<file path="flow/run.sh">
#!/bin/bash
# the make line also repeats each setting of config.mk as NAME=value (left out here)
make -C /OpenROAD-flow-scripts/flow DESIGN_CONFIG=/design/flow/config.mk WORK_HOME=/design/flow/orfs CLKGATE_MAP_FILE= finish
</file>
<file path="flow/config.mk">
export PLATFORM = sky130hd
export DESIGN_NAME = core_top
export DESIGN_NICKNAME = core_top
export VERILOG_FILES = /design/flow/design.v
export SDC_FILE = /design/flow/constraint.sdc
export NUM_CORES = 4
export LEC_CHECK = 0
export ABC_AREA = 0
export CAP_MARGIN = 5
export CELL_PAD_IN_SITES_GLOBAL_PLACEMENT = 3
export CORE_ASPECT_RATIO = 1.82
export CORE_MARGIN = 2
export CORE_UTILIZATION = 37
export CTS_CLUSTER_DIAMETER = 48
export GPL_ROUTABILITY_DRIVEN = 0
export HOLD_SLACK_MARGIN = 0.07
export MIN_ROUTING_LAYER = met1
export PLACE_DENSITY = 0.8
export SETUP_SLACK_MARGIN = 0.51
export SLEW_MARGIN = 20
export TNS_END_PERCENT = 80
</file>
<file path="flow/constraint.sdc">
create_clock -name core_clock -period 5.94 [get_ports {clk}]
set_input_delay 1.1880 -clock core_clock [delete_from_list [all_inputs] [get_ports {clk}]]
set_output_delay 1.1880 -clock core_clock [all_outputs]
set_load 0.01 [all_outputs]
</file>
<file path="flow/design.v">
module Core (clk, addr_to_sram, read_data_sram, write_data, write_enable, sram_req, rom_req, addr_rom, read_data_rom, sram_op_done, clr, reg_write_enable, reg_read_index_1, reg_read_index_2, reg_write_index, reg_write_data, reg_read_data_1, reg_read_data_2);
	input clk, clr, sram_op_done;  
	output reg[18:0] addr_to_sram;
	output reg[17:0] addr_rom;  
	input[7:0] read_data_sram, read_data_rom;  
	output reg write_enable, sram_req, rom_req;  
	output reg[7:0] write_data;  
	output reg reg_write_enable;
	output reg[3:0] reg_read_index_1, reg_read_index_2, reg_write_index;
	output reg[18:0] reg_write_data;
	input[18:0] reg_read_data_1, reg_read_data_2;
	parameter ADD = 5'b00000;
	parameter SUB = 5'b00001;
	parameter CMP = 5'b00010;
	parameter AND = 5'b00011;
	parameter OR = 5'b00100;
	parameter XOR = 5'b00101;
	parameter MOV = 5'b00110;
	parameter BLT = 5'b00111;
	parameter BLTE = 5'b01000;
	parameter LOAD = 5'b01001;
	parameter STORE = 5'b01010;
	parameter JR = 5'b01011;
	parameter BE = 5'b01100;
	parameter BNE = 5'b01101;
	parameter SHIFTLI = 5'b01110;
	parameter SHIFTRI = 5'b01111;
	parameter INC = 5'b11111;
	parameter ADDI = 5'b10000;
	parameter SUBI = 5'b10001;
	parameter CMPI = 5'b10010;
	parameter ANDI = 5'b10011;
	parameter ORI = 5'b10100;
	parameter XORI = 5'b10101;
	parameter MOVI = 5'b10110;
	parameter LOADI = 5'b10111;
	parameter STOREI = 5'b11000;
	parameter JA = 5'b11001;
	parameter BEI = 5'b11010;
	parameter BNEI = 5'b11011;
	parameter BLTI = 5'b11100;
	parameter BLTEI = 5'b11101;
	parameter JS = 5'b11110;	
	parameter FETCH1 = 0;
	parameter DECODE1 = 1;
	parameter FETCH2 = 2;
	parameter DECODE2 = 3;
	parameter FETCH3 = 15;
	parameter DECODE3 = 16;
	parameter FETCH4 = 17;
	parameter DECODE4 = 18;
	parameter OPERATION = 4;
	parameter BRANCH = 5;
	parameter LOADSTATE = 6;
	parameter STORESTATE = 7;
	parameter I_OPERATION = 8;
	parameter I_BRANCH = 9;
	parameter I_LOAD = 10;
	parameter I_STORE = 11;
	parameter I_STORE2 = 19;
	parameter LOADSTATE2 = 12;
	parameter I_LOAD2 = 13;
	parameter STORESTATE2 = 14;
	reg[4:0] state; 
	reg[17:0] PC; 
	reg neg_flag; 
	reg zero_flag; 
	reg[4:0] OPCODE; 
	reg[19:0] immd; 
	reg load_sram; 
	always @ (*) begin
		addr_rom = 19'd0;
		sram_req = 1'b0;
		write_enable = 0;
		reg_write_data = 0;
		write_data = 0;
		reg_write_enable = 0;
		rom_req = 0;
		addr_to_sram = 0;
			if(state == FETCH1) begin
				rom_req = 1'b1;
				addr_rom = PC;
			end
			else if(state == DECODE1) begin
			end
			else if(state == FETCH2) begin
				rom_req = 1;
				addr_rom = PC;
			end
			else if(state == DECODE2) begin
			end
			if(state == FETCH3) begin
				rom_req = 1;
				addr_rom = PC;
			end
			else if(state == DECODE3) begin
			end
			else if(state == FETCH4) begin
				rom_req = 1;
				addr_rom = PC;
			end
			else if(state == DECODE4) begin
			end
			else if(state == OPERATION) begin
				reg_write_enable = 1'b1;
				case(OPCODE)
					ADD: begin
							reg_write_data = reg_read_data_1 + reg_read_data_2;
					end
					SUB: begin
							reg_write_data = reg_read_data_1 - reg_read_data_2;
					end
					CMP: begin
							reg_write_data = reg_read_data_1 - reg_read_data_2;
					end
					AND: begin
							reg_write_data = reg_read_data_1 & reg_read_data_2;
					end
					OR: begin
							reg_write_data = reg_read_data_1 | reg_read_data_2;
					end
					XOR: begin
							reg_write_data = reg_read_data_1 ^ reg_read_data_2;
					end
					MOV: begin
							reg_write_data = reg_read_data_2;
					end
					SHIFTLI: begin
							reg_write_data = reg_read_data_1 << reg_read_index_2;
					end
					SHIFTRI: begin
							reg_write_data = reg_read_data_1 >> reg_read_index_2;
					end
					INC: begin
							reg_write_data = reg_read_data_1 + 1'b1;
					end
				endcase
				if(OPCODE == CMP) begin
					reg_write_enable = 1'b0;
				end
			end
			else if(state == I_BRANCH) begin
				if(OPCODE == JS) begin
						reg_write_data = PC;  
						reg_write_enable = 1;
				end
			end
			else if(state == LOADSTATE) begin
				if(reg_read_data_2 <= 20'hF)
					sram_req = 1'b1;
				else
					rom_req = 1;
				addr_to_sram = {reg_read_data_2};  
				addr_rom = {reg_read_data_2};
			end
			else if(state == LOADSTATE2) begin
				reg_write_data = load_sram ? read_data_sram : read_data_rom;  
				reg_write_enable = 1;
			end
			else if(state == I_LOAD) begin
				if(immd <= 20'hF)
					sram_req = 1'b1;
				else
					rom_req = 1;
				addr_to_sram = {immd};
				addr_rom = {immd};
			end
			else if(state == I_LOAD2) begin
				reg_write_data = load_sram ? read_data_sram : read_data_rom;  
				reg_write_enable = 1;
			end
			else if(state == STORESTATE) begin
				sram_req = 1'b1;
				write_enable = 1;
				addr_to_sram = {reg_read_data_2};
				write_data = reg_read_data_1[7:0];
			end 
			else if(state == I_STORE) begin
				sram_req = 1'b1;
				addr_to_sram = {immd};
				write_data = reg_read_data_1[7:0];
				write_enable = 1;
			end
			else if(state == I_OPERATION) begin
				reg_write_enable = 1'b1;
				case(OPCODE)
					ADDI: begin
							reg_write_data = reg_read_data_1 + immd;
					end
					SUBI:begin
							reg_write_data = reg_read_data_1 - immd;
					end
					CMPI: begin
							reg_write_data = reg_read_data_1 - immd;
					end
					ANDI: begin
							reg_write_data = reg_read_data_1 & immd;
					end
					ORI: begin
							reg_write_data = reg_read_data_1 | immd;
					end
					XORI: begin
							reg_write_data = reg_read_data_1 ^ immd;
					end
					MOVI: begin
							reg_write_data = immd;
					end
				endcase
				if(OPCODE == CMPI) begin
					reg_write_enable = 1'b0;
				end
			end
	end
	always @ (posedge clk or negedge clr) begin
			if(~clr) begin
				state <= FETCH1;
				PC <= 0;
			end
			else if(state == FETCH1) begin
				state <= DECODE1;
				PC <= PC + 1'b1;
			end
			else if(state == DECODE1) begin
				OPCODE <= read_data_rom[7:3];
				state <= FETCH2;
			end
			else if(state == FETCH2) begin
				state <= DECODE2;
				PC <= PC + 1'b1;
			end
			else if(state == DECODE2) begin
					reg_read_index_1 <= read_data_rom[7:4];	
					reg_read_index_2 <= read_data_rom[3:0];
					reg_write_index <= read_data_rom[7:4];
					immd[19:16] <= read_data_rom[3:0];
					if(OPCODE == INC || OPCODE <= MOV || OPCODE == SHIFTLI || OPCODE == SHIFTRI) begin
						state <= OPERATION;
					end
					else if(OPCODE[4] == 1'b1) begin
						state <= FETCH3;
					end
					else if(OPCODE == LOAD) begin
						state <= LOADSTATE;
					end
					else if(OPCODE == STORE) begin
						state <= STORESTATE;
					end
					else begin
						state <= BRANCH;
					end
			end
			else if(state == FETCH3) begin
				state <= DECODE3;
				PC <= PC + 1'b1;
			end
			else if(state == DECODE3) begin
				state <= FETCH4;
				immd[15:8] <= read_data_rom;
			end
			else if(state == FETCH4) begin
				state <= DECODE4;
				PC <= PC + 1'b1;
			end
			else if(state == DECODE4) begin
				immd[7:0] <= read_data_rom;
				if(OPCODE <= MOVI) 
					state <= I_OPERATION;
				else if(OPCODE == LOADI)
					state <= I_LOAD;
				else if(OPCODE == STOREI)
					state <= I_STORE;
				else begin
					if(OPCODE == JS) 
						reg_write_index <= 4'd3;
					state <= I_BRANCH;
				end
			end
			else if(state == OPERATION || state == I_OPERATION) begin
				if(reg_write_data == 0) begin
					zero_flag <= 1; 
				end
				else begin
					zero_flag <= 0;
				end
				if(reg_write_data[18] == 1'b1) begin
					neg_flag <= 1;
				end
				else begin
					neg_flag <= 0;
				end
				state <= FETCH1;
			end
			else if(state == BRANCH) begin
				case(OPCODE)
					BLT: begin
						if(neg_flag) 
							PC <= reg_read_data_1;
					end
					BLTE: begin
						if(neg_flag || zero_flag) 
							PC <= reg_read_data_1;
					end
					JR: begin
						PC <= reg_read_data_1;
					end
					BE: begin
						if(zero_flag)
							PC <= reg_read_data_1;
					end
					BNE: begin
						if(!zero_flag) 
							PC <= reg_read_data_1;
					end
				endcase
				state <= FETCH1;
			end 
			else if(state == I_BRANCH) begin
				case(OPCODE)
					BLTI: begin
						if(neg_flag) 
							PC <= immd;
					end
					BLTEI: begin
						if(neg_flag || zero_flag) 
							PC <= immd;
					end
					JA: begin
						PC <= immd;
					end
					JS: begin
						PC <= immd;
					end
					BEI: begin
						if(zero_flag)
							PC <= immd;
					end
					BNEI: begin
						if(!zero_flag) 
							PC <= immd;
					end
				endcase
				state <= FETCH1;
			end
			else if(state == STORESTATE) begin
				state <= STORESTATE2;
			end
			else if(state == STORESTATE2) begin
				if(sram_op_done)
					state <= FETCH1;
				else
					state <= STORESTATE;
			end
			else if(state == I_STORE) begin
				state <= I_STORE2;
			end
			else if(state == I_STORE2) begin
				if(sram_op_done)
					state <= FETCH1;
				else
					state <= I_STORE;
			end
			else if(state == LOADSTATE) begin
				if(reg_read_data_2 <= 20'hF)
					load_sram <= 1'b1;
				else 
					load_sram <= 1'b0;
				state <= LOADSTATE2;
			end
			else if(state == LOADSTATE2) begin
				if((sram_op_done && load_sram) || ~load_sram)
					state <= FETCH1;
				else 
					state <= LOADSTATE;
			end
			else if(state == I_LOAD) begin
				if(immd <= 20'hF)
					load_sram <= 1'b1;
				else
					load_sram <= 1'b0;
				state <= I_LOAD2;
			end
			else if(state == I_LOAD2) begin
				if((sram_op_done && load_sram) || ~load_sram)
					state <= FETCH1;
				else
					state <= I_LOAD;
			end
	end
endmodule
module Register_File (clk,
					  we,
					  read_index_1,
					  read_index_2,
					  write_index,
					  write_data,
					  read_data_1,
					  read_data_2);
	input clk, we;
	input[3:0] read_index_1, read_index_2, write_index;
	input[18:0] write_data;
	output reg[18:0] read_data_1, read_data_2;
	reg [15:0] sp;
	reg [15:0] fp;
	reg [18:0] ra;
	reg [18:0] a0;
	reg [18:0] a1;
	reg [15:0] m0;
	reg [15:0] m1;
	reg [15:0] rv;
	reg [15:0] v0;
	reg [15:0] v1;
	reg [15:0] p0;
	reg [15:0] p1;
	reg [15:0] p2;
	reg [15:0] p3;
	reg [15:0] p4;
	always@(*) 
	begin
		case(read_index_1)
			0: read_data_1 = 0;
			1: read_data_1 = sp;
			2: read_data_1 = fp;
			3: read_data_1 = ra;
			4: read_data_1 = a0;
			5: read_data_1 = a1;
			6: read_data_1 = m0;
			7: read_data_1 = m1;
			8: read_data_1 = rv;
			9: read_data_1 = v0;
			10: read_data_1 = v1;
			11: read_data_1 = p0;
			12: read_data_1 = p1;
			13: read_data_1 = p2;
			14: read_data_1 = p3;
			15: read_data_1 = p4;
		endcase
	end
	always@(*) 
	begin
		case(read_index_2)
			0: read_data_2 = 0;
			1: read_data_2 = sp;
			2: read_data_2 = fp;
			3: read_data_2 = ra;
			4: read_data_2 = a0;
			5: read_data_2 = a1;
			6: read_data_2 = m0;
			7: read_data_2 = m1;
			8: read_data_2 = rv;
			9: read_data_2 = v0;
			10: read_data_2 = v1;
			11: read_data_2 = p0;
			12: read_data_2 = p1;
			13: read_data_2 = p2;
			14: read_data_2 = p3;
			15: read_data_2 = p4;
		endcase
	end
	always@(posedge clk)begin
		if(we) begin
			case(write_index)
				1: sp <= write_data;
				2: fp <= write_data;
				3: ra <= write_data;
				4: a0 <= write_data;
				5: a1 <= write_data;
				6: m0 <= write_data;
				7: m1 <= write_data;
				8: rv <= write_data;
				9: v0 <= write_data;
				10: v1 <= write_data;
				11: p0 <= write_data;
				12: p1 <= write_data;
				13: p2 <= write_data;
				14: p3 <= write_data;
				15: p4 <= write_data;
		endcase
	end
	end
endmodule
module core_top (
	input clk,
	input clr,
	output rom_req,
	output [17:0] rom_addr,
	input [7:0] rom_data,
	output sram_req,
	output sram_we,
	output [18:0] sram_addr,
	output [7:0] sram_wdata,
	input [7:0] sram_rdata,
	input sram_done
	);
	wire reg_write_enable;
	wire[3:0] reg_read_index_1, reg_read_index_2, reg_write_index;
	wire[18:0] reg_write_data, reg_read_data_1, reg_read_data_2;
	Core _Core(.clk(clk),
			   .addr_to_sram(sram_addr),
			   .read_data_sram(sram_rdata),
			   .write_data(sram_wdata),
			   .write_enable(sram_we),
			   .sram_req(sram_req),
			   .rom_req(rom_req),
			   .addr_rom(rom_addr),
			   .read_data_rom(rom_data),
			   .sram_op_done(sram_done),
			   .clr(clr),
			   .reg_write_enable(reg_write_enable),
			   .reg_read_index_1(reg_read_index_1),
			   .reg_read_index_2(reg_read_index_2),
			   .reg_write_index(reg_write_index),
			   .reg_write_data(reg_write_data),
			   .reg_read_data_1(reg_read_data_1),
			   .reg_read_data_2(reg_read_data_2));
	Register_File _RegisterFile(.clk(clk),
							    .we(reg_write_enable),
							    .read_index_1(reg_read_index_1),
							    .read_index_2(reg_read_index_2),
							    .write_index(reg_write_index),
							    .write_data(reg_write_data),
							    .read_data_1(reg_read_data_1),
							    .read_data_2(reg_read_data_2));
endmodule
</file>
==> impl_metrics.tcl, run 1 <==
# place-and-route summary
set metrics [dict create \
    power_clock_uw 2760 \
    max_cap_viol_count 0 \
    yosysWarnings 2 \
    ys_sh_simple_pct 17.0 \
    hold_start "_Core.state[10]" \
    synthCells 2659 \
    synthAoiAreaFrac_pct 25.2 \
    synth-adder-area-share_pct 6.08 \
    swShare_pct 34.7 \
    min_to "_Core.state[5]" \
    peakVddDrop_mv 0.209 \
    syn_nets 2797 \
    avgSynthCellArea_um2 9.31 \
    die_x_um 196 \
    cts_buffer_depth 3 \
    ys_cells 2659 \
    fp_util_pct 37.1 \
    slowest_delay_ns 0.52 \
    logic_family "AND-OR/OR-AND gates" \
    first_global_vias 26600 \
    fin_ws_ns -0.357 \
    worstReg2RegEnd "_Core.zero_flag" \
    warning_count 70 \
    fin_skew_ns 0.0200 \
    seq_area_um2 9510 \
    p_total_uw 7730 \
    core_um2 66600 \
    vias 26500 \
    synth-xor-area-share_pct 2.26 \
    synth.area.top_cells "edfxtp_1 (35%), ha_1 (5.9%), a21oi_1 (4.2%)" \
    power.density_nw_per_um2 242 \
    io_pins 67 \
    design_area_um2 32000 \
    min_path_type "reg -> reg" \
    rrSetupSlack_ns -0.36 \
    crit_arrival_ns 6.74 \
    areaGrowthSynthToFinish_pct 29.2 \
    top_area_cell "edfxtp_1" \
    grt_antenna_before_repair 11 \
    die_h_um 353 \
    ys_sh_mux_pct 5.65 \
    num-fill-cells 6298 \
    clk_latency_ns 0.63 \
    cell_internal_pwr_uw 5050 \
    cp_num_cells 22 \
    top_power_group "sequential cells" \
    drtPass1Iterations 9 \
    grt_max_degree 45 \
    drc 0 \
    setup_violations 1 \
    layout.area.comb_um2 14800 \
    ys_seq_share_pct 38.4 \
    die-area_um2 69100 \
    post-dp-hpwl_um 111000 \
    setup_tns_ns -0.357 \
    grt_usage_pct 42.6 \
    cts_buffers 42 \
    nNetsFinal 3164 \
    vias_per_cell 6.79 \
    hold_viol 0 \
    place_area_um2 29000 \
    synth_top_cell_by_count "edfxtp_1" \
    htreeDepth 2 \
    comb_power_uw 2210 \
    p_leak_uw 0.0121 \
    drt_iter0_markers 3038 \
    critPathLaunch "_Core.reg_read_index_2[2]" \
    top_area_share_pct 34.6 \
    seq_power_share_pct 35.8 \
    clock_sinks 323 \
    timing.fmax_mhz 159 \
    comb_power_share_pct 28.5 \
    r2r_start "_Core.reg_read_index_2[2]" \
    hold_depth 0 \
    reg2reg_depth 22 \
    ys_area_um2 24700 \
    seq_cell_power_uw 2770 \
    top_cells_by_count "edfxtp_1 (285), a21oi_1 (209), nand2_1 (198)" \
    crit_path_start_kind "flip-flop" \
    edf_count 285 \
    wire_per_inst_um 38.0 \
    clockPowerShare_pct 35.7 \
    grt_overflow 0 \
    numSynthFlops 323 \
    critPathBufInv 1 \
    synth-async-reset-ratio_pct 11.8 \
    synthFlopType "edfxtp_1" \
    status "complete, but fails checks" \
    relSlewSlack_pct 24.1 \
    fin_cells 3911 \
    cp-end-kind "flip-flop" \
    post-place-ws_ns -0.665 \
    cts_tree "done" \
    path_cells "buf_6 -> mux2_4 -> a221o_1 -> or4_4 -> or3_4 -> nor2_4 -> and4_4 -> nor2_2 -> xnor2_1 -> nor2_1 -> ha_1 -> and3_4 -> o21a_1 -> a2111oi_4 -> o31ai_2 -> xor2_1 -> a221oi_2 -> a21oi_4 -> or4_1 -> or4_1 -> or4_4 -> nor4_4" \
    crit_slowest_cell "or4_4" \
    ant_nets 0 \
    wl_um 148000 \
    placed_cells 3760 \
    syn_area_um2 24700 \
    grt_pass1_wl_um 205000 \
    synth_cell_types 96 \
    path_delay_family "simple AND/OR/NAND/NOR gates" \
    ctsRootBufferMaster "clkbuf_16" \
    finalClockPeriodUsage_pct 106 \
    worstSetupPathType "reg -> reg" \
    worstMarginPinSlew_ns 1.13 \
    slew_viol_final 0 \
    crit_required_ns 6.38 \
    placement_rows 128 \
    grt_setup_unrepaired "yes" \
    p_sw_uw 2680 \
    so_faults "setup timing" \
    fin_crit_ns 6.30 \
    path_max_fanout 4 \
    endpoint "_Core.zero_flag" \
    clk_pin_slew_ns 0.06 \
    io_buffers 66 \
]
through the flow:
stage | util [%] | hold WS (ns)
after floorplan | - | 0.352
after global placement | 43.5 | 0.404
after detailed placement | 43.5 | 0.407
after CTS | 47.2 | 0.422
after global routing | 48.0 | 0.456
final | 48.0 | 0.421
layout make-up:
| class | count | area share [%] |
|---|---|---|
| clock inverters | 28 | 1.12 |
| clock buffers | 49 | 3.44 |
| repair buffers | 536 | 14.8 |
| inverters | 93 | 1.09 |
| diodes | 7 | 0.0548 |
| well taps | 845 | 3.31 |
| multi-input cells | 2030 | 46.4 |
| flip-flops and latches | 323 | 29.7 |
routing by layer:
layer  up-vias  wire length [µm]  track usage [%]
met4        14             20100             45.7
li1      11000                 -                -
met2      1838             71300             72.4
met5         -                84                0
met3       877             12600             11.5
met1     12800             44400             39.4
timing repair:
action | CTS | global route
endpoints found under the setup margin | 73 | 89
gates cloned | 3 | 0
hold buffers | 0 | 0
setup buffers | 38 | 24
pin swaps | 45 | 37
gates resized | 139 | 79
==> inputs of run 2 (changes only) <==
- ABC_AREA: 0 -> 1
- CAP_MARGIN: 5 -> 10
- CELL_PAD_IN_SITES_GLOBAL_PLACEMENT: 3 -> unset
- CORE_ASPECT_RATIO: 1.82 -> unset
- CORE_UTILIZATION: 37 -> 72
- CTS_CLUSTER_DIAMETER: 48 -> 391
- CTS_CLUSTER_SIZE: unset -> 98
- GPL_ROUTABILITY_DRIVEN: 0 -> unset
- HOLD_SLACK_MARGIN: 0.07 -> unset
- MIN_ROUTING_LAYER: met1 -> unset
- PLACE_DENSITY: 0.8 -> 0.6
- SETUP_SLACK_MARGIN: 0.51 -> 1.0
- TNS_END_PERCENT: 80 -> 10
- clock period: 5.94 -> 5.11 ns (I/O delays scaled with it)
==> run 2 against run 1 <==
The flow now stops in global routing (5_1_grt). Die size is 49% lower. Synthesized cell count is 28% higher. Synthesized area is 2.0% lower.
==> impl_metrics.tcl, run 2 <==
# collected from the flow reports
set metrics [dict create \
    post-dp-hpwl_um 76900 \
    synth_top_cell_by_count "nand2_1" \
    core_um2 33400 \
    synth_cell_types 57 \
    htreeDepth 1 \
    logic_family "simple AND/OR/NAND/NOR gates" \
    clock_sinks 323 \
    avgSynthCellArea_um2 7.11 \
    die-area_um2 35200 \
    status "did not finish" \
    numSynthFlops 323 \
    fp_util_pct 72.7 \
    error "[ERROR GRT-0232] Routing congestion too high. Check the congestion heatmap in the GUI." \
    yosysWarnings 2 \
    ys_cells 3409 \
    die_h_um 188 \
    syn_area_um2 24300 \
    ctsRootBufferMaster "clkbuf_16" \
    top_area_cell "edfxtp_1" \
    cts_buffer_depth 3 \
    io_buffers 66 \
    place_area_um2 26700 \
    synth-async-reset-ratio_pct 11.8 \
    grt_overflow 266 \
    io_pins 67 \
    synthFlopType "edfxtp_1" \
    synth.area.top_cells "edfxtp_1 (35%), nand2_1 (17%), nor2_1 (6.8%)" \
    stop_stage "global routing (5_1_grt)" \
    ys_sh_mux_pct 0 \
    synth-xor-area-share_pct 1.16 \
    edf_count 285 \
    grt_usage_pct 83.3 \
    die_x_um 188 \
    cts_buffers 7 \
    ys_area_um2 24300 \
    synthCells 3409 \
    synth-adder-area-share_pct 6.20 \
    routabilityCongestion 1.31 \
    placement_rows 67 \
    ys_seq_share_pct 39.2 \
    top_area_share_pct 35.3 \
    ctsHoldBuffers 0 \
    ys_sh_simple_pct 33.7 \
    top_cells_by_count "nand2_1 (1088), nor2_1 (438), edfxtp_1 (285)" \
    syn_nets 3547 \
    synthAoiAreaFrac_pct 13.2 \
]
-- run 2: routing by layer --
layer / GRT overflow / GRT usage, %
met5: 0 / 47.7
met2: 137 / 95.2
met1: 6 / 84.2
met3: 9 / 72.6
met4: 114 / 80.8
-- run 2: metrics by stage --
stage | setup WS [ns] | util [%] | power (µW) | TNS [ns] | std cells
2_1_floorplan | 1.00 | - | 6150 | 0 | 3409
3_3_place_gp | 0.0479 | 80.1 | 8020 | 0 | 4012
3_5_place_dp | -0.0553 | 80.2 | 8150 | -0.262 | 4012
4_1_cts | 0.326 | 84.0 | 9350 | 0 | 4085
-- run 2: repair_timing --
item,CTS
cloned,0
pin swaps,64
resized,182
setup endpoints to repair,300
buffers inserted,64
==> inputs of run 3 (changes only) <==
- ABC_AREA: 1 -> unset
- CAP_MARGIN: 10 -> 20
- CORE_UTILIZATION: 72 -> 40
- CTS_CLUSTER_DIAMETER: 391 -> unset
- CTS_CLUSTER_SIZE: 98 -> unset
- SETUP_SLACK_MARGIN: 1.0 -> unset
- TNS_END_PERCENT: 10 -> unset
- clock period: 5.11 -> 5.36 ns (I/O delays scaled with it)
==> run 3 against run 2 <==
Now fails the layout checks on setup timing. Synthesized area increased by 2.0%. Die size rose by 82%. Synthesized cell count is 22% lower.
==> impl_metrics.tcl, run 3 <==
# place-and-route summary
set metrics [dict create \
    status "complete, but fails checks" \
    so_faults "setup timing" \
    vias 28100 \
    ant_nets 0 \
    reg2reg_depth 28 \
    drtPass1Iterations 8 \
    slew_viol_final 0 \
    synthFlopType "edfxtp_1" \
    comb_power_share_pct 31.7 \
    rrSetupSlack_ns -0.81 \
    hold_depth 0 \
    cell_internal_pwr_uw 5440 \
    ys_sh_mux_pct 5.65 \
    critPathLaunch "_Core.reg_read_index_2[1]" \
    power.density_nw_per_um2 250 \
    top_power_group "sequential cells" \
    first_global_vias 27000 \
    slowest_delay_ns 0.52 \
    placement_rows 91 \
    fp_util_pct 40.3 \
    min_to "_Core.state[5]" \
    grt_antenna_before_repair 2 \
    synth-async-reset-ratio_pct 11.8 \
    seq_power_share_pct 36.0 \
    synth_cell_types 96 \
    ys_seq_share_pct 38.4 \
    ctsRootBufferMaster "clkbuf_16" \
    cts_tree "done" \
    grt_max_degree 47 \
    drt_iter0_markers 4151 \
    p_leak_uw 0.0134 \
    grt_setup_unrepaired "yes" \
    core_um2 61500 \
    clockPowerShare_pct 32.3 \
    clock_sinks 323 \
    routabilityCongestion 1.08 \
    timing.fmax_mhz 162 \
    worstReg2RegEnd "_Core.zero_flag" \
    cts_buffers 39 \
    edf_count 285 \
    die-area_um2 63900 \
    die_x_um 253 \
    grt_overflow 0 \
    clk_latency_ns 0.64 \
    ys_sh_simple_pct 17.0 \
    fin_ws_ns -0.809 \
    final_util_pct 55.3 \
    nNetsFinal 3429 \
    synthAoiAreaFrac_pct 25.2 \
    ys_area_um2 24700 \
    wl_um 151000 \
    synth-xor-area-share_pct 2.26 \
    drc 0 \
    setup_tns_ns -4.15 \
    crit_path_start_kind "flip-flop" \
    syn_nets 2797 \
    syn_area_um2 24700 \
    io_buffers 66 \
    grt_usage_pct 46.1 \
    post-dp-hpwl_um 113000 \
    yosysWarnings 2 \
    crit_arrival_ns 6.64 \
    crit_slowest_cell "or4_1" \
    p_sw_uw 3060 \
    io_pins 67 \
    power_clock_uw 2750 \
    die_h_um 253 \
    synthCells 2659 \
    fin_skew_ns 0.0669 \
    worstMarginPinSlew_ns 1.16 \
    avgSynthCellArea_um2 9.31 \
    logic_family "AND-OR/OR-AND gates" \
    comb_power_uw 2690 \
    cp-end-kind "flip-flop" \
    path_max_fanout 8 \
    r2r_start "_Core.reg_read_index_2[1]" \
    hold_viol 0 \
    swShare_pct 36.0 \
    cp_num_cells 28 \
    htreeDepth 2 \
    warning_count 70 \
    clk_pin_slew_ns 0.07 \
    max_cap_viol_count 0 \
    grt_pass1_wl_um 207000 \
    vias_per_cell 6.84 \
    worstSetupPathType "reg -> reg" \
    cts_buffer_depth 3 \
    wire_per_inst_um 36.7 \
    synth-adder-area-share_pct 6.08 \
    finalClockPeriodUsage_pct 115 \
    endpoint "_Core.zero_flag" \
    peakVddDrop_mv 0.268 \
    top_area_share_pct 34.6 \
    top_cells_by_count "edfxtp_1 (285), a21oi_1 (209), nand2_1 (198)" \
    min_path_type "reg -> reg" \
    seq_cell_power_uw 3060 \
    synth_top_cell_by_count "edfxtp_1" \
    critPathBufInv 6 \
    hold_start "_Core.state[10]" \
    path_delay_family "simple AND/OR/NAND/NOR gates" \
    ys_cells 2659 \
    crit_required_ns 5.83 \
    numSynthFlops 323 \
    setup_violations 36 \
    relSlewSlack_pct 22.6 \
    fin_crit_ns 6.17 \
    areaGrowthSynthToFinish_pct 37.4 \
    top_area_cell "edfxtp_1" \
    synth.area.top_cells "edfxtp_1 (35%), ha_1 (5.9%), a21oi_1 (4.2%)" \
]
## run 3: final cells by class
cell class              instances  area [µm²]
clock inverters                27         251
inverters                      93         352
diodes                          4        10.0
repair buffers                804        6960
multi-input cells            2030       14900
flip-flops and latches        323        9510
clock buffers                  44        1030
fillers                      5527       27500
well taps                     790         988
## run 3: metal layers
layer	global-route usage (%)	wire [µm]	up-vias
li1	-	-	11600
met1	56.0	53600	13700
met2	70.1	64800	2164
met3	11.3	17400	681
met4	36.2	15400	0
met5	0	0	-
## run 3: through the flow
stage | instance area (µm²) | worst slack (ns) | cells | hold WS, ns | total power [µW]
2_1_floorplan | 24900 | -0.796 | 2659 | 0.352 | 4160
3_3_place_gp | 31000 | -1.05 | 3984 | 0.413 | 5430
6_report | 34000 | -0.809 | 4115 | 0.440 | 8510
5_1_grt | 34000 | -1.02 | 4112 | 0.449 | 8700
3_5_place_dp | 31100 | -1.00 | 3984 | 0.420 | 5450
4_1_cts | 33200 | -0.703 | 4088 | 0.436 | 8260
## run 3: timing repair
item                                    4_1_cts  5_1_grt
buffers inserted                             35       25
pin swaps                                    35       50
cloned                                        3        4
resized                                     127      133
hold buffers                                  0        0
endpoints found under the setup margin      133      149
==> inputs of run 4 (changes only) <==
- ABC_AREA: unset -> 1
- GPL_TIMING_DRIVEN: unset -> 0
- PLACE_DENSITY: 0.6 -> 0.75
- clock period: 5.36 -> 9.0 ns (I/O delays scaled with it)
==> run 4 against run 3 <==
Fmax is 18% lower. Now clean on timing, DRC and antenna. Clock skew is 0.035 ns lower. Core utilization is 9.6 points lower. Sequential share of layout area is 6.6 points higher. Largest power group is now combinational cells.
==> impl_metrics.tcl, run 4 <==
# place-and-route summary
set metrics [dict create \
    drc 0 \
    comb_power_uw 2810 \
    path_delay_family "simple AND/OR/NAND/NOR gates" \
    min_to "_Core.state[15]" \
    synth-adder-area-share_pct 6.20 \
    swShare_pct 45.2 \
    top_cells_by_count "nand2_1 (1088), nor2_1 (438), edfxtp_1 (285)" \
    fp_util_pct 40.3 \
    ctsRootBufferMaster "clkbuf_16" \
    cp_num_cells 30 \
    grt_overflow 0 \
    logic_family "simple AND/OR/NAND/NOR gates" \
    synth-async-reset-ratio_pct 11.8 \
    synthFlopType "edfxtp_1" \
    drt_iter0_markers 4376 \
    fin_skew_ns 0.0320 \
    top_power_group "combinational cells" \
    crit_slowest_cell "nor2_2" \
    comb_power_share_pct 45.0 \
    setup_tns_ns 0 \
    areaGrowthSynthToFinish_pct 13.4 \
    synthCells 3409 \
    drtPass1Iterations 8 \
    ys_seq_share_pct 39.2 \
    slew_viol_final 0 \
    seq_cell_power_uw 1900 \
    die-area_um2 62600 \
    io_buffers 66 \
    endpoint "_Core.zero_flag" \
    grt_setup_unrepaired "no" \
    p_sw_uw 2820 \
    reg2reg_depth 30 \
    cts_resized 0 \
    power_clock_uw 1530 \
    ys_sh_mux_pct 0 \
    synthAoiAreaFrac_pct 13.2 \
    ant_nets 0 \
    min_path_type "reg -> reg" \
    rrSetupSlack_ns 1.49 \
    fin_crit_ns 7.51 \
    synth_cell_types 57 \
    grt_usage_pct 36.0 \
    worstReg2RegEnd "_Core.zero_flag" \
    synth_top_cell_by_count "nand2_1" \
    cts_buffer_depth 3 \
    path_max_fanout 10 \
    cts_buffers 36 \
    die_x_um 250 \
    relSlewSlack_pct 15.9 \
    die_h_um 250 \
    htreeDepth 2 \
    syn_area_um2 24300 \
    grt_max_degree 32 \
    vias_per_cell 6.21 \
    worstMarginPinSlew_ns 1.26 \
    nNetsFinal 3666 \
    finalClockPeriodUsage_pct 83.4 \
    routabilityCongestion 1.08 \
    avgSynthCellArea_um2 7.11 \
    post-dp-hpwl_um 87200 \
    critPathBufInv 4 \
    wire_per_inst_um 26.9 \
    yosysWarnings 2 \
    crit_path_start_kind "flip-flop" \
    p_leak_uw 0.0121 \
    clk_pin_slew_ns 0.06 \
    placement_rows 90 \
    final_util_pct 45.7 \
    core_um2 60100 \
    status "timing/DRC/antenna clean" \
    syn_nets 3547 \
    first_global_vias 24300 \
    clock_sinks 323 \
    hold_depth 0 \
    ys_cells 3409 \
    vias 26900 \
    post-place-ws_ns 2.03 \
    critPathLaunch "_Core.reg_read_index_2[2]" \
    worstSetupPathType "reg -> reg" \
    ys_sh_simple_pct 33.7 \
    r2r_start "_Core.reg_read_index_2[2]" \
    edf_count 285 \
    hold_viol 0 \
    clk_latency_ns 0.60 \
    seq_power_share_pct 30.4 \
    clockPowerShare_pct 24.6 \
    max_cap_viol_count 0 \
    grt_antenna_before_repair 4 \
    ctsHoldBuffers 0 \
    numSynthFlops 323 \
    cell_internal_pwr_uw 3420 \
    hold_start "_Core.state[5]" \
    top_area_share_pct 35.3 \
    io_pins 67 \
    crit_arrival_ns 7.90 \
    synth-xor-area-share_pct 1.16 \
    wl_um 116000 \
    power.density_nw_per_um2 227 \
    timing.fmax_mhz 133 \
    grt_pass1_wl_um 164000 \
    setup_violations 0 \
    fin_ws_ns 1.49 \
    warning_count 67 \
    synth.area.top_cells "edfxtp_1 (35%), nand2_1 (17%), nor2_1 (6.8%)" \
    post_cts_buffers 0 \
    crit_required_ns 9.40 \
    ys_area_um2 24300 \
    cts_tree "done" \
    peakVddDrop_mv 0.178 \
    slowest_delay_ns 0.66 \
    top_area_cell "edfxtp_1" \
    cp-end-kind "flip-flop" \
    p_total_uw 6240 \
]
-- run 4: stage by stage --
step | cell area, µm² | hold WS (ns) | std cells
floorplan | 24300 | 0.352 | 3409
global placement | 25900 | 0.355 | 4257
detailed placement | 26300 | 0.364 | 4271
CTS | 27500 | 0.378 | 4332
global route | 27500 | 0.389 | 4333
finish | 27500 | 0.375 | 4334
-- run 4: cell type report --
class | instances | area, µm²
buffer | 119 | 489
antenna | 1 | 2.50
tap | 782 | 978
fill | 6129 | 32600
clock inverter | 19 | 254
sequential | 323 | 9510
inverter | 293 | 1100
multi-input combinational | 2674 | 13300
clock buffer | 42 | 923
timing repair buffer | 81 | 948
-- run 4: routing by layer --
metal  wire, µm  GRT usage (%)  share of wire, %  up-vias
met5         50              0             0.043        -
met4       8040           21.2               6.9        2
met3      17900           11.6                15      474
met2      46100           50.3                40     2195
met1      44300           48.5                38    12500
li1           -              -                 -    11700
==> inputs of run 5 (changes only) <==
- CAP_MARGIN: 20 -> 5
- CORE_ASPECT_RATIO: unset -> 1.82
- CORE_UTILIZATION: 40 -> 47
- CTS_CLUSTER_DIAMETER: unset -> 271
- GPL_ROUTABILITY_DRIVEN: unset -> 0
- GPL_TIMING_DRIVEN: 0 -> unset
- MIN_ROUTING_LAYER: unset -> met1
- PLACE_DENSITY: 0.75 -> 0.4
- SETUP_SLACK_MARGIN: unset -> 0.51
- TNS_END_PERCENT: unset -> 70
- clock period: 9.0 -> 4.81 ns (I/O delays scaled with it)
==> run 5 against run 4 <==
The layout now fails its checks (setup timing). Sequential share of layout area fell by 5.2 points. Synthesized area did not move. Design area up 18%. Final cell count is 6.8% higher. Clock power rose by 76%. Critical path type unchanged. Largest cell class unchanged. Largest power group unchanged.
==> impl_metrics.tcl, run 5 <==
# place-and-route summary
set metrics [dict create \
    top_area_cell "edfxtp_1" \
    place_area_um2 29000 \
    seq_cell_power_uw 3590 \
    edf_count 285 \
    grt_pass1_wl_um 196000 \
    avgSynthCellArea_um2 7.11 \
    rrSetupSlack_ns -0.26 \
    syn_nets 3547 \
    post-place-ws_ns -0.498 \
    die_h_um 310 \
    clk_pin_slew_ns 0.08 \
    cts_buffer_depth 3 \
    so_faults "setup timing" \
    grt_setup_unrepaired "yes" \
    power.density_nw_per_um2 424 \
    cp-end-kind "flip-flop" \
    hold_viol 0 \
    endpoint "_RegisterFile.m1[13]" \
    cp_num_cells 34 \
    top_power_group "combinational cells" \
    warning_count 71 \
    drt_iter0_markers 4468 \
    slowest_delay_ns 0.52 \
    vias_per_cell 6.40 \
    synthFlopType "edfxtp_1" \
    top_area_share_pct 35.3 \
    ys_cells 3409 \
    status "complete, but fails checks" \
    worstSetupPathType "reg -> reg" \
    relSlewSlack_pct 11.4 \
    seq_power_share_pct 26.2 \
    grt_overflow 0 \
    r2r_start "_Core.reg_read_index_2[1]" \
    clockPowerShare_pct 19.6 \
    grt_antenna_before_repair 29 \
    first_global_vias 28100 \
    slew_viol_final 0 \
    placement_rows 112 \
    fin_skew_ns 0.0462 \
    crit_top_cell "buf_6" \
    areaGrowthSynthToFinish_pct 33.5 \
    ys_area_um2 24300 \
    io_buffers 66 \
    post-dp-hpwl_um 98600 \
    synth_top_cell_by_count "nand2_1" \
    synthAoiAreaFrac_pct 13.2 \
    fp_util_pct 47.4 \
    drc 0 \
    crit_arrival_ns 5.47 \
    synth-xor-area-share_pct 1.16 \
    reg2reg_depth 34 \
    whs_ns 0.250 \
    synth-adder-area-share_pct 6.20 \
    ctsHoldBuffers 0 \
    synthCells 3409 \
    die-area_um2 53500 \
    cts_buffers 31 \
    grt_max_degree 40 \
    design_area_um2 32400 \
    cts_tree "done" \
    grt_usage_pct 53.1 \
    path_delay_family "simple AND/OR/NAND/NOR gates" \
    num-fill-cells 4575 \
    ctsRootBufferMaster "clkbuf_16" \
    comb_power_share_pct 54.2 \
    worstMarginPinSlew_ns 1.32 \
    syn_area_um2 24300 \
    p_sw_uw 6320 \
    nNetsFinal 4041 \
    clock_sinks 323 \
    critPathLaunch "_Core.reg_read_index_2[1]" \
    synth_cell_types 57 \
    ys_sh_simple_pct 33.7 \
    crit_required_ns 5.20 \
    synth-async-reset-ratio_pct 11.8 \
    path_max_fanout 15 \
    numSynthFlops 323 \
    p_leak_uw 0.0146 \
    swShare_pct 46.0 \
    timing.fmax_mhz 197 \
    htreeDepth 1 \
    critPathBufInv 10 \
    max_cap_viol_count 0 \
    comb_power_uw 7450 \
    peakVddDrop_mv 0.328 \
    crit_slowest_cell "edfxtp_1" \
    io_pins 67 \
    die_x_um 172 \
    power_clock_uw 2690 \
    cell_internal_pwr_uw 7420 \
    synth.area.top_cells "edfxtp_1 (35%), nand2_1 (17%), nor2_1 (6.8%)" \
    ys_seq_share_pct 39.2 \
    wl_um 141000 \
    worstReg2RegEnd "_RegisterFile.m1[13]" \
    crit_path_start_kind "flip-flop" \
    setup_violations 151 \
    fin_cells 4628 \
    wire_per_inst_um 30.5 \
    fin_ws_ns -0.261 \
    ys_sh_mux_pct 0 \
    ant_nets 0 \
    top_cells_by_count "nand2_1 (1088), nor2_1 (438), edfxtp_1 (285)" \
    yosysWarnings 2 \
    clk_latency_ns 0.68 \
    drtPass1Iterations 9 \
    min_path_type "in -> async" \
    vias 29600 \
    core_um2 51100 \
    placed_cells 4477 \
    logic_family "simple AND/OR/NAND/NOR gates" \
    fin_crit_ns 5.07 \
    finalClockPeriodUsage_pct 105 \
]
-- run 5: timing repair --
| item | in CTS | in global routing |
|---|---|---|
| cloned | 0 | 3 |
| endpoints found under the hold margin | 0 | 0 |
| resized | 227 | 319 |
| buffers inserted | 34 | 37 |
| endpoints found under the setup margin | 269 | 292 |
| pin swaps | 66 | 132 |
-- run 5: area by class of cell --
type                       instances  area, µm²  share of cell area, %
inverter                         293       1150                   3.57
tap                              684        856                   2.64
clock buffer                      35        791                   2.44
multi-input combinational       2674      14500                   44.9
antenna                           16       40.0                  0.124
clock inverter                    23        265                  0.819
timing repair buffer             580       5230                   16.2
sequential                       323       9510                   29.4
-- run 5: per-stage QoR --
step | total power [µW] | utilization, % | TNS, ns
final | 13700 | 63.3 | -18.99
after floorplan | 6520 | - | 0
after global routing | 14100 | 63.3 | -43.42
after global placement | 9490 | 56.6 | -36.11
after detailed placement | 9540 | 56.6 | -39.26
after CTS | 12500 | 60.6 | 0
-- run 5: routing by layer --
layer	routed length [µm]	GRT usage, %	up-vias
met4	20700	59.1	26
met1	40500	48.5	13400
met5	299	3.12	-
li1	-	-	12500
met3	18900	27.6	1196
met2	60900	79.0	2444
==> inputs of run 6 (changes only) <==
- ABC_AREA: 1 -> unset
- CAP_MARGIN: 5 -> 20
- CELL_PAD_IN_SITES_DETAIL_PLACEMENT: unset -> 1
- CORE_ASPECT_RATIO: 1.82 -> unset
- CORE_UTILIZATION: 47 -> 40
- CTS_CLUSTER_DIAMETER: 271 -> 154
- GPL_ROUTABILITY_DRIVEN: 0 -> unset
- HOLD_SLACK_MARGIN: unset -> 0.24
- MIN_ROUTING_LAYER: met1 -> unset
- PLACE_DENSITY: 0.4 -> 0.6
- SETUP_SLACK_MARGIN: 0.51 -> unset
- TNS_END_PERCENT: 70 -> unset
- clock period: 4.81 -> 9.0 ns (I/O delays scaled with it)
==> run 6 against run 5 <==
Global-route usage down 9.0 points. Worst setup slack better by 0.97 ns. Synthesized cell count down 22%. Final cell count down 24%. First-iteration DRC count down 23%. Clock skew up 0.0037 ns. Register-to-register slack better by 0.97 ns. Now clean on timing, DRC and antenna. Clock power down 37%. Wire length up 0.96%. Critical path depth down 11. Synthesized area up 2.0%.
==> impl_metrics.tcl, run 6 <==
# place-and-route summary
set metrics [dict create \
    vias 25400 \
    hold_depth 0 \
    num-fill-cells 6883 \
    layout.area.comb_um2 14100 \
    die_h_um 253 \
    drt_iter0_markers 3432 \
    clk_latency_ns 0.61 \
    reg2reg_depth 23 \
    seq_area_um2 9510 \
    ys_cells 2659 \
    clockPowerShare_pct 35.6 \
    crit_slowest_cell "nor4_2" \
    slew_viol_final 0 \
    ant_nets 0 \
    synth-async-reset-ratio_pct 11.8 \
    numSynthFlops 323 \
    nNetsFinal 2830 \
    top_cells_by_count "edfxtp_1 (285), a21oi_1 (209), nand2_1 (198)" \
    worstSetupPathType "reg -> reg" \
    fin_crit_ns 8.30 \
    clock_sinks 323 \
    synth.area.top_cells "edfxtp_1 (35%), ha_1 (5.9%), a21oi_1 (4.2%)" \
    grt_setup_unrepaired "no" \
    top_area_cell "edfxtp_1" \
    synth-xor-area-share_pct 2.26 \
    critPathBufInv 3 \
    edf_count 285 \
    top_area_share_pct 34.6 \
    min_to "_Core.state[5]" \
    min_path_type "reg -> reg" \
    setup_violations 0 \
    swShare_pct 35.7 \
    areaGrowthSynthToFinish_pct 13.2 \
    syn_area_um2 24700 \
    ctsHoldBuffers 0 \
    grt_max_degree 83 \
    status "timing/DRC/antenna clean" \
    ys_sh_simple_pct 17.0 \
    cts_resized 0 \
    synthCells 2659 \
    path_cells "buf_12 -> buf_4 -> nor2b_1 -> buf_4 -> a22oi_1 -> a21oi_1 -> nor4_2 -> and4_1 -> nor2b_1 -> o21ai_0 -> a21oi_1 -> ha_1 -> and3_1 -> o21a_1 -> a2111oi_0 -> o31ai_1 -> xor2_1 -> a221oi_1 -> a21oi_2 -> or4_1 -> or4_1 -> or4_1 -> nor4_2" \
    final_util_pct 45.6 \
    grt_usage_pct 44.1 \
    peakVddDrop_mv 0.165 \
    cts_buffer_depth 3 \
    drc 0 \
    ys_area_um2 24700 \
    logic_family "AND-OR/OR-AND gates" \
    synth-adder-area-share_pct 6.08 \
    crit_required_ns 9.40 \
    io_buffers 66 \
    cp_num_cells 23 \
    io_pins 67 \
    fin_skew_ns 0.0499 \
    seq_cell_power_uw 1830 \
    path_delay_family "simple AND/OR/NAND/NOR gates" \
    synth_top_cell_by_count "edfxtp_1" \
    comb_power_share_pct 26.0 \
    vias_per_cell 7.21 \
    warning_count 67 \
    timing.fmax_mhz 121 \
    cell_internal_pwr_uw 3070 \
    avgSynthCellArea_um2 9.31 \
    hold_start "_Core.state[10]" \
    seq_power_share_pct 38.5 \
    finalClockPeriodUsage_pct 92.2 \
    hold_viol 0 \
    htreeDepth 2 \
    crit_top_cell "or4_1" \
    critPathLaunch "_Core.reg_read_index_2[2]" \
    grt_overflow 0 \
    path_max_fanout 57 \
    die_x_um 253 \
    relSlewSlack_pct 22.5 \
    worstReg2RegEnd "_Core.zero_flag" \
    cts_buffers 40 \
    ys_seq_share_pct 38.4 \
    routabilityCongestion 1.05 \
    synth_cell_types 96 \
    wire_per_inst_um 40.6 \
    power_clock_uw 1700 \
    slowest_delay_ns 0.98 \
    p_leak_uw 0.0101 \
    max_cap_viol_count 0 \
    comb_power_uw 1240 \
    synthAoiAreaFrac_pct 25.2 \
    die-area_um2 63900 \
    ys_sh_mux_pct 5.65 \
    core_um2 61500 \
    ctsRootBufferMaster "clkbuf_16" \
    rrSetupSlack_ns 0.70 \
    grt_antenna_before_repair 6 \
    setup_tns_ns 0 \
    fp_util_pct 40.3 \
    first_global_vias 25500 \
    synthFlopType "edfxtp_1" \
    post_cts_buffers 0 \
    post-dp-hpwl_um 105000 \
    clk_pin_slew_ns 0.06 \
    grt_pass1_wl_um 199000 \
    r2r_start "_Core.reg_read_index_2[2]" \
    crit_path_start_kind "flip-flop" \
    syn_nets 2797 \
    placement_rows 91 \
    drtPass1Iterations 7 \
    worstMarginPinSlew_ns 1.15 \
    cp-end-kind "flip-flop" \
    wl_um 143000 \
    top_power_group "sequential cells" \
    yosysWarnings 2 \
    cts_tree "done" \
    crit_arrival_ns 8.69 \
    p_sw_uw 1700 \
    power.density_nw_per_um2 170 \
    endpoint "_Core.zero_flag" \
]
## run 6: area by class of cell
type | instances | share of cell area [%]
clock buffer | 49 | 3.80
multi-input combinational | 2030 | 50.3
tap | 790 | 3.53
sequential | 323 | 33.9
antenna | 3 | 0.0268
inverter | 93 | 1.25
timing repair buffer | 204 | 6.20
clock inverter | 23 | 0.965
## run 6: routing by layer
metal  share of wire, %  track usage [%]  wire (µm)
met5              0.013                0         18
met1                 37             53.6      53100
met2                 44             67.9      62200
met3                9.9             10.2      14100
met4                9.2             33.6      13200
## run 6: stage by stage
| stage | cell area (µm²) | total power, µW | hold slack (ns) | setup slack (ns) | cells |
|---|---|---|---|---|---|
| finish | 28000 | 4770 | 0.449 | 0.705 | 3515 |
| CTS | 28000 | 4710 | 0.441 | 0.922 | 3510 |
| floorplan | 24700 | 2470 | 0.352 | 2.12 | 2659 |
| detailed placement | 26600 | 3030 | 0.426 | 1.01 | 3438 |
| global route | 28000 | 4870 | 0.467 | 0.488 | 3512 |
| global placement | 26600 | 3000 | 0.417 | 1.10 | 3438 |
==> inputs of run 7 (changes only) <==
- CELL_PAD_IN_SITES_DETAIL_PLACEMENT: 1 -> unset
- CORE_UTILIZATION: 40 -> 61
- CTS_CLUSTER_DIAMETER: 154 -> 267
- HOLD_SLACK_MARGIN: 0.24 -> unset
- SETUP_SLACK_MARGIN: unset -> -0.39
- TNS_END_PERCENT: unset -> 5
- clock period: 9.0 -> 4.76 ns (I/O delays scaled with it)
==> run 7 against run 6 <==
The layout now fails its checks (setup timing). Core utilization is 35 points higher. Hold slack lost 0.016 ns. Total power rose by 88%. Critical path type unchanged. Highest routed layer unchanged.
==> impl_metrics.tcl, run 7 <==
# place-and-route summary
set metrics [dict create \
    crit_path_start_kind "flip-flop" \
    placement_rows 73 \
    p_sw_uw 3180 \
    hold_viol 0 \
    endpoint "_Core.zero_flag" \
    seq_power_share_pct 38.2 \
    cts_tree "done" \
    comb_power_share_pct 31.3 \
    worstMarginPinSlew_ns 1.28 \
    max_cap_viol_count 0 \
    ctsRootBufferMaster "clkbuf_16" \
    grt_usage_pct 63.4 \
    grt_pass1_wl_um 192000 \
    crit_slowest_cell "edfxtp_1" \
    power.density_nw_per_um2 280 \
    crit_required_ns 5.18 \
    whs_ns 0.433 \
    top_area_share_pct 34.6 \
    logic_family "AND-OR/OR-AND gates" \
    crit_top_cell "buf_4" \
    critPathLaunch "_Core.reg_read_index_2[2]" \
    relSlewSlack_pct 12.2 \
    setup_tns_ns -117.98 \
    fin_crit_ns 6.35 \
    swShare_pct 35.4 \
    nNetsFinal 3349 \
    slowest_delay_ns 0.52 \
    areaGrowthSynthToFinish_pct 29.5 \
    routabilityCongestion 1.23 \
    synth.area.top_cells "edfxtp_1 (35%), ha_1 (5.9%), a21oi_1 (4.2%)" \
    io_pins 67 \
    die-area_um2 42200 \
    warning_count 74 \
    synth_cell_types 96 \
    edf_count 285 \
    synth-adder-area-share_pct 6.08 \
    grt_setup_unrepaired "yes" \
    ys_sh_simple_pct 17.0 \
    syn_nets 2797 \
    rrSetupSlack_ns -1.59 \
    cts_buffers 35 \
    top_area_cell "edfxtp_1" \
    r2r_start "_Core.reg_read_index_2[2]" \
    fin_skew_ns 0.0426 \
    numSynthFlops 323 \
    num-fill-cells 2474 \
    timing.fmax_mhz 157 \
    synthAoiAreaFrac_pct 25.2 \
    yosysWarnings 2 \
    ys_cells 2659 \
    min_to "_Core.state[5]" \
    synthCells 2659 \
    synth-async-reset-ratio_pct 11.8 \
    wl_um 132000 \
    vias 29500 \
    peakVddDrop_mv 0.545 \
    power_clock_uw 2730 \
    so_faults "setup timing" \
    syn_area_um2 24700 \
    fp_util_pct 62.0 \
    top_cells_by_count "edfxtp_1 (285), a21oi_1 (209), nand2_1 (198)" \
    io_buffers 66 \
    finalClockPeriodUsage_pct 133 \
    avgSynthCellArea_um2 9.31 \
    grt_antenna_before_repair 10 \
    comb_power_uw 2810 \
    placed_cells 3687 \
    slew_viol_final 0 \
    p_leak_uw 0.0127 \
    hold_start "_Core.state[10]" \
    crit_arrival_ns 6.77 \
    fin_ws_ns -1.59 \
    worstReg2RegEnd "_Core.zero_flag" \
    grt_overflow 0 \
    htreeDepth 2 \
    cp_num_cells 24 \
    drt_iter0_markers 6401 \
    grt_max_degree 41 \
    die_x_um 205 \
    reg2reg_depth 24 \
    setup_violations 259 \
    vias_per_cell 7.83 \
    drtPass1Iterations 15 \
    min_path_type "reg -> reg" \
    first_global_vias 28200 \
    p_total_uw 8980 \
    cp-end-kind "flip-flop" \
    path_delay_family "simple AND/OR/NAND/NOR gates" \
    wire_per_inst_um 35.1 \
    ys_sh_mux_pct 5.65 \
    clock_sinks 323 \
    ys_area_um2 24700 \
    cell_internal_pwr_uw 5800 \
    synth-xor-area-share_pct 2.26 \
    ys_seq_share_pct 38.4 \
    clk_pin_slew_ns 0.07 \
    ant_nets 0 \
    path_max_fanout 12 \
    clockPowerShare_pct 30.5 \
    clk_latency_ns 0.58 \
    path_cells "buf_4 -> mux2_2 -> a221oi_2 -> a21oi_1 -> nor4_2 -> buf_4 -> and4_1 -> nor2b_2 -> buf_4 -> a31oi_1 -> xnor2_1 -> nor2_1 -> ha_1 -> a21o_1 -> a21oi_1 -> nor2b_1 -> a31oi_1 -> nor2b_4 -> xor2_2 -> o221ai_1 -> nor3b_2 -> or4_1 -> or4_1 -> nor4_2" \
    fin_cells 3771 \
    die_h_um 205 \
    core_um2 39900 \
    top_power_group "sequential cells" \
    cts_buffer_depth 3 \
    synth_top_cell_by_count "edfxtp_1" \
    seq_area_um2 9510 \
    seq_cell_power_uw 3430 \
    worstSetupPathType "reg -> reg" \
    layout.area.comb_um2 14500 \
    synthFlopType "edfxtp_1" \
    drc 0 \
    critPathBufInv 3 \
    status "complete, but fails checks" \
    hold_depth 0 \
    post-dp-hpwl_um 94000 \
]
-- run 7: final cells by class --
class	count	share of cell area, %
well taps	525	2.05
flip-flops and latches	323	29.7
diodes	11	0.0859
inverters	93	1.12
repair buffers	728	18.6
multi-input cells	2030	45.1
clock inverters	22	0.609
clock buffers	39	2.78
-- run 7: per-stage QoR --
step                worst slack (ns)  utilization [%]  instance area [µm²]
floorplan                      -1.40                -                24800
global placement               -1.50             76.2                30400
detailed placement             -1.59             76.2                30400
CTS                            -1.31             79.7                31800
global route                   -1.80             80.3                32000
finish                         -1.59             80.3                32100
-- run 7: what timing repair did --
action	in CTS	in global routing
gates cloned	0	1
resized	68	40
hold buffers	0	0
setup buffers	6	7
setup endpoints to repair	133	199
pin swaps	21	12
-- run 7: layer usage --
metal | global-route usage, % | up-vias | routed length, µm
li1 | - | 11400 | -
met1 | 68.6 | 13300 | 39200
met2 | 86.1 | 3470 | 51000
met3 | 35.9 | 1376 | 23900
met4 | 59.4 | 8 | 17900
met5 | 6.79 | - | 295
==> inputs of run 8 (changes only) <==
- CORE_UTILIZATION: 61 -> 64
- CTS_CLUSTER_DIAMETER: 267 -> unset
- PLACE_DENSITY: 0.6 -> unset
- SETUP_SLACK_MARGIN: -0.39 -> 1.45
- TNS_END_PERCENT: 5 -> unset
- clock period: 4.76 -> 5.25 ns (I/O delays scaled with it)
==> run 8 against run 7 <==
Die size down 4.6%. Synthesized cell count stayed put. Synthesized area stayed put. The run now fails in global routing (5_1_grt).
==> impl_metrics.tcl, run 8 <==
# collected from the flow reports
set metrics [dict create \
    synthAoiAreaFrac_pct 25.2 \
    synth-async-reset-ratio_pct 11.8 \
    cts_buffer_depth 3 \
    syn_nets 2797 \
    ys_sh_mux_pct 5.65 \
    synth-adder-area-share_pct 6.08 \
    die_h_um 201 \
    ys_seq_share_pct 38.4 \
    synthCells 2659 \
    synth.area.top_cells "edfxtp_1 (35%), ha_1 (5.9%), a21oi_1 (4.2%)" \
    htreeDepth 2 \
    syn_area_um2 24700 \
    die_x_um 201 \
    synthFlopType "edfxtp_1" \
    io_buffers 66 \
    io_pins 67 \
    placement_rows 72 \
    ctsHoldBuffers 0 \
    placed_cells 3569 \
    logic_family "AND-OR/OR-AND gates" \
    synth_top_cell_by_count "edfxtp_1" \
    top_area_share_pct 34.6 \
    ys_cells 2659 \
    synth_cell_types 96 \
    place_area_um2 29700 \
    top_cells_by_count "edfxtp_1 (285), a21oi_1 (209), nand2_1 (198)" \
    core_um2 38400 \
    stop_stage "global routing (5_1_grt)" \
    routabilityCongestion 1.20 \
    edf_count 285 \
    die-area_um2 40300 \
    post-dp-hpwl_um 92500 \
    avgSynthCellArea_um2 9.31 \
    status "did not finish" \
    yosysWarnings 2 \
    numSynthFlops 323 \
    clock_sinks 323 \
    fp_util_pct 64.5 \
    ctsRootBufferMaster "clkbuf_16" \
    ys_sh_simple_pct 17.0 \
    cts_buffers 35 \
    top_area_cell "edfxtp_1" \
    synth-xor-area-share_pct 2.26 \
    ys_area_um2 24700 \
]
run 8: per-stage QoR:
stage	worst slack, ns	utilization [%]
after global placement	-0.843	77.5
after floorplan	-0.856	-
after CTS	-0.820	83.6
after detailed placement	-1.11	77.5
run 8: repair_timing:
item / CTS
pin swaps: 50
cloned: 2
setup buffers: 44
resized: 226
endpoints found under the setup margin: 299
==> inputs of run 9 (changes only) <==
- CORE_UTILIZATION: 64 -> 58
- SETUP_SLACK_MARGIN: 1.45 -> -0.59
- clock period: 5.25 -> 7.85 ns (I/O delays scaled with it)
==> run 9 against run 8 <==
The layout now fails its checks (setup timing). Synthesized cell count unchanged. Synthesized area unchanged. Die size increased by 10%.
==> impl_metrics.tcl, run 9 <==
# place-and-route summary
set metrics [dict create \
    slowest_delay_ns 0.91 \
    cts_resized 0 \
    top_power_group "sequential cells" \
    die_x_um 211 \
    areaGrowthSynthToFinish_pct 12.2 \
    crit_slowest_cell "a2111oi_0" \
    core_um2 42000 \
    worstSetupPathType "reg -> out" \
    wl_um 128000 \
    ant_nets 0 \
    die-area_um2 44300 \
    htreeDepth 2 \
    worstReg2RegEnd "_Core.zero_flag" \
    timing.fmax_mhz 125 \
    crit_required_ns 6.28 \
    hold_start "_Core.state[10]" \
    synth-adder-area-share_pct 6.08 \
    logic_family "AND-OR/OR-AND gates" \
    io_pins 67 \
    post_cts_buffers 0 \
    io_buffers 66 \
    finalClockPeriodUsage_pct 102 \
    path_delay_family "AND-OR/OR-AND gates" \
    clk_pin_slew_ns 0.07 \
    top_area_share_pct 34.6 \
    ys_sh_simple_pct 17.0 \
    seq_power_share_pct 39.7 \
    endpoint "sram_req" \
    final_util_pct 66.1 \
    die_h_um 211 \
    warning_count 69 \
    crit_top_cell "buf_4" \
    fp_util_pct 58.9 \
    grt_max_degree 65 \
    placement_rows 75 \
    slew_viol_final 0 \
    worstMarginPinSlew_ns 1.29 \
    reg2reg_depth 20 \
    vias_per_cell 8.08 \
    drt_iter0_markers 5784 \
    ys_seq_share_pct 38.4 \
    cts_tree "done" \
    power_clock_uw 1790 \
    synth-xor-area-share_pct 2.26 \
    swShare_pct 35.5 \
    cts_buffer_depth 3 \
    max_cap_viol_count 0 \
    crit_path_start_kind "flip-flop" \
    clk_latency_ns 0.62 \
    synth-async-reset-ratio_pct 11.8 \
    ctsHoldBuffers 0 \
    comb_power_share_pct 26.3 \
    edf_count 285 \
    p_sw_uw 1870 \
    clockPowerShare_pct 34.0 \
    synthAoiAreaFrac_pct 25.2 \
    grt_pass1_wl_um 181000 \
    ys_area_um2 24700 \
    ys_sh_mux_pct 5.65 \
    numSynthFlops 323 \
    cell_internal_pwr_uw 3400 \
    power.density_nw_per_um2 190 \
    post-dp-hpwl_um 90800 \
    clock_sinks 323 \
    setup_violations 1 \
    fin_skew_ns 0.0358 \
    rrSetupSlack_ns 0.26 \
    first_global_vias 25400 \
    synth_cell_types 96 \
    ctsRootBufferMaster "clkbuf_16" \
    critPathLaunch "_Core.reg_read_index_2[1]" \
    path_max_fanout 23 \
    avgSynthCellArea_um2 9.31 \
    synthFlopType "edfxtp_1" \
    synth_top_cell_by_count "edfxtp_1" \
    relSlewSlack_pct 13.6 \
    grt_antenna_before_repair 12 \
    vias 26600 \
    comb_power_uw 1390 \
    cts_buffers 36 \
    p_leak_uw 0.0102 \
    synth.area.top_cells "edfxtp_1 (35%), ha_1 (5.9%), a21oi_1 (4.2%)" \
    status "complete, but fails checks" \
    fin_crit_ns 8.02 \
    path_cells "buf_4 -> buf_4 -> nand2b_1 -> o32ai_1 -> a221oi_1 -> o211ai_1 -> clkbuf_4 -> nor4_1 -> and4_1 -> a31oi_1 -> a2111oi_0 -> clkdlybuf4s50_1" \
    ys_cells 2659 \
    hold_depth 0 \
    min_to "_Core.state[5]" \
    wire_per_inst_um 38.8 \
    top_cells_by_count "edfxtp_1 (285), a21oi_1 (209), nand2_1 (198)" \
    synthCells 2659 \
    critPathBufInv 4 \
    cp_num_cells 12 \
    min_path_type "reg -> reg" \
    crit_arrival_ns 6.45 \
    syn_nets 2797 \
    seq_cell_power_uw 2090 \
    setup_tns_ns -0.166 \
    hold_viol 0 \
    cp-end-kind "output port" \
    so_faults "setup timing" \
    nNetsFinal 2855 \
    top_area_cell "edfxtp_1" \
    routabilityCongestion 1.15 \
    drtPass1Iterations 8 \
    grt_usage_pct 57.3 \
    fin_ws_ns -0.166 \
    drc 0 \
    r2r_start "_Core.reg_read_index_1[0]" \
    peakVddDrop_mv 0.190 \
    syn_area_um2 24700 \
    yosysWarnings 2 \
    grt_overflow 0 \
]
[run 9: metrics by stage]
step           instances  setup slack, ns  total power, µW  instance area [µm²]  hold WS [ns]
2_1_floorplan       2659            0.970             2830                24700         0.352
3_3_place_gp        3216            0.894             3360                26500         0.437
3_5_place_dp        3217            0.764             3390                26500         0.451
4_1_cts             3281            0.447             5110                27700         0.462
5_1_grt             3282           -0.205             5330                27800         0.475
6_report            3286           -0.166             5270                27800         0.462
[run 9: routing by layer]
layer	wire length (µm)	vias up	track usage [%]
met5	57	-	0.445
met2	50000	2843	79.7
met3	21500	1031	27.5
met4	16000	8	53.1
met1	40000	12300	64.3
li1	-	10400	-
[run 9: area by class of cell]
cell class                      count  area, µm²
Inverter                           93        349
Clock inverter                     23        275
Tap cell                          539        674
Clock buffer                       41        920
Sequential cell                   323       9510
Timing Repair Buffer              233       1970
Multi-Input combinational cell   2030      14100
Antenna cell                        4       10.0
Fill cell                        3318      14300
==> inputs of run 10 (changes only) <==
- CAP_MARGIN: 20 -> 5
- CORE_UTILIZATION: 58 -> 72
- CTS_CLUSTER_DIAMETER: unset -> 57
- PLACE_DENSITY: unset -> 0.66
- SETUP_SLACK_MARGIN: -0.59 -> 1.5
- clock period: 7.85 -> 5.85 ns (I/O delays scaled with it)
==> run 10 against run 9 <==
The flow now stops in global routing (5_1_grt). Die size decreased by 19%. Synthesized cell count stayed put. Synthesized area unchanged.
==> impl_metrics.tcl, run 10 <==
# collected from the flow reports
set metrics [dict create \
    ctsRootBufferMaster "clkbuf_16" \
    error "[ERROR GRT-0116] Global routing finished with congestion. Check the congestion regions in the DRC Viewer." \
    cts_buffer_depth 3 \
    edf_count 285 \
    top_cells_by_count "edfxtp_1 (285), a21oi_1 (209), nand2_1 (198)" \
    io_buffers 66 \
    synth-xor-area-share_pct 2.26 \
    logic_family "AND-OR/OR-AND gates" \
    synthAoiAreaFrac_pct 25.2 \
    syn_area_um2 24700 \
    post-dp-hpwl_um 84000 \
    ys_sh_simple_pct 17.0 \
    numSynthFlops 323 \
    yosysWarnings 2 \
    die_x_um 189 \
    synth_top_cell_by_count "edfxtp_1" \
    fp_util_pct 73.4 \
    top_area_cell "edfxtp_1" \
    routabilityCongestion 1.37 \
    top_area_share_pct 34.6 \
    io_pins 67 \
    die_h_um 189 \
    ys_seq_share_pct 38.4 \
    placement_rows 67 \
    synthFlopType "edfxtp_1" \
    synth.area.top_cells "edfxtp_1 (35%), ha_1 (5.9%), a21oi_1 (4.2%)" \
    synth_cell_types 96 \
    die-area_um2 35900 \
    place_area_um2 27800 \
    grt_usage_pct 77.0 \
    post-place-ws_ns -0.481 \
    stop_stage "global routing (5_1_grt)" \
    syn_nets 2797 \
    synthCells 2659 \
    synth-adder-area-share_pct 6.08 \
    ctsHoldBuffers 0 \
    ys_sh_mux_pct 5.65 \
    core_um2 33700 \
    htreeDepth 2 \
    grt_overflow 191 \
    ys_area_um2 24700 \
    ys_cells 2659 \
    clock_sinks 323 \
    cts_buffers 38 \
    status "did not finish" \
    synth-async-reset-ratio_pct 11.8 \
    avgSynthCellArea_um2 9.31 \
]
[run 10: metrics by stage]
step / hold WS [ns] / instances / utilization, %
3_5_place_dp: 0.424 / 3286 / 82.5
4_1_cts: 0.438 / 3385 / 89.8
3_3_place_gp: 0.403 / 3286 / 82.5
2_1_floorplan: 0.352 / 2659 / -
[run 10: repair_timing]
action / 4_1_cts
setup endpoints to repair: 321
pin swaps: 54
cloned: 4
gates resized: 243
endpoints found under the hold margin: 0
setup buffers: 27
[run 10: per-layer routing]
layer | global-route usage (%) | GRT overflow
met4 | 76.2 | 89
met5 | 19.2 | 0
met1 | 78.3 | 1
met2 | 93.6 | 96
met3 | 61.5 | 5
No activity file was given, so power comes from the tool's default toggle rates.
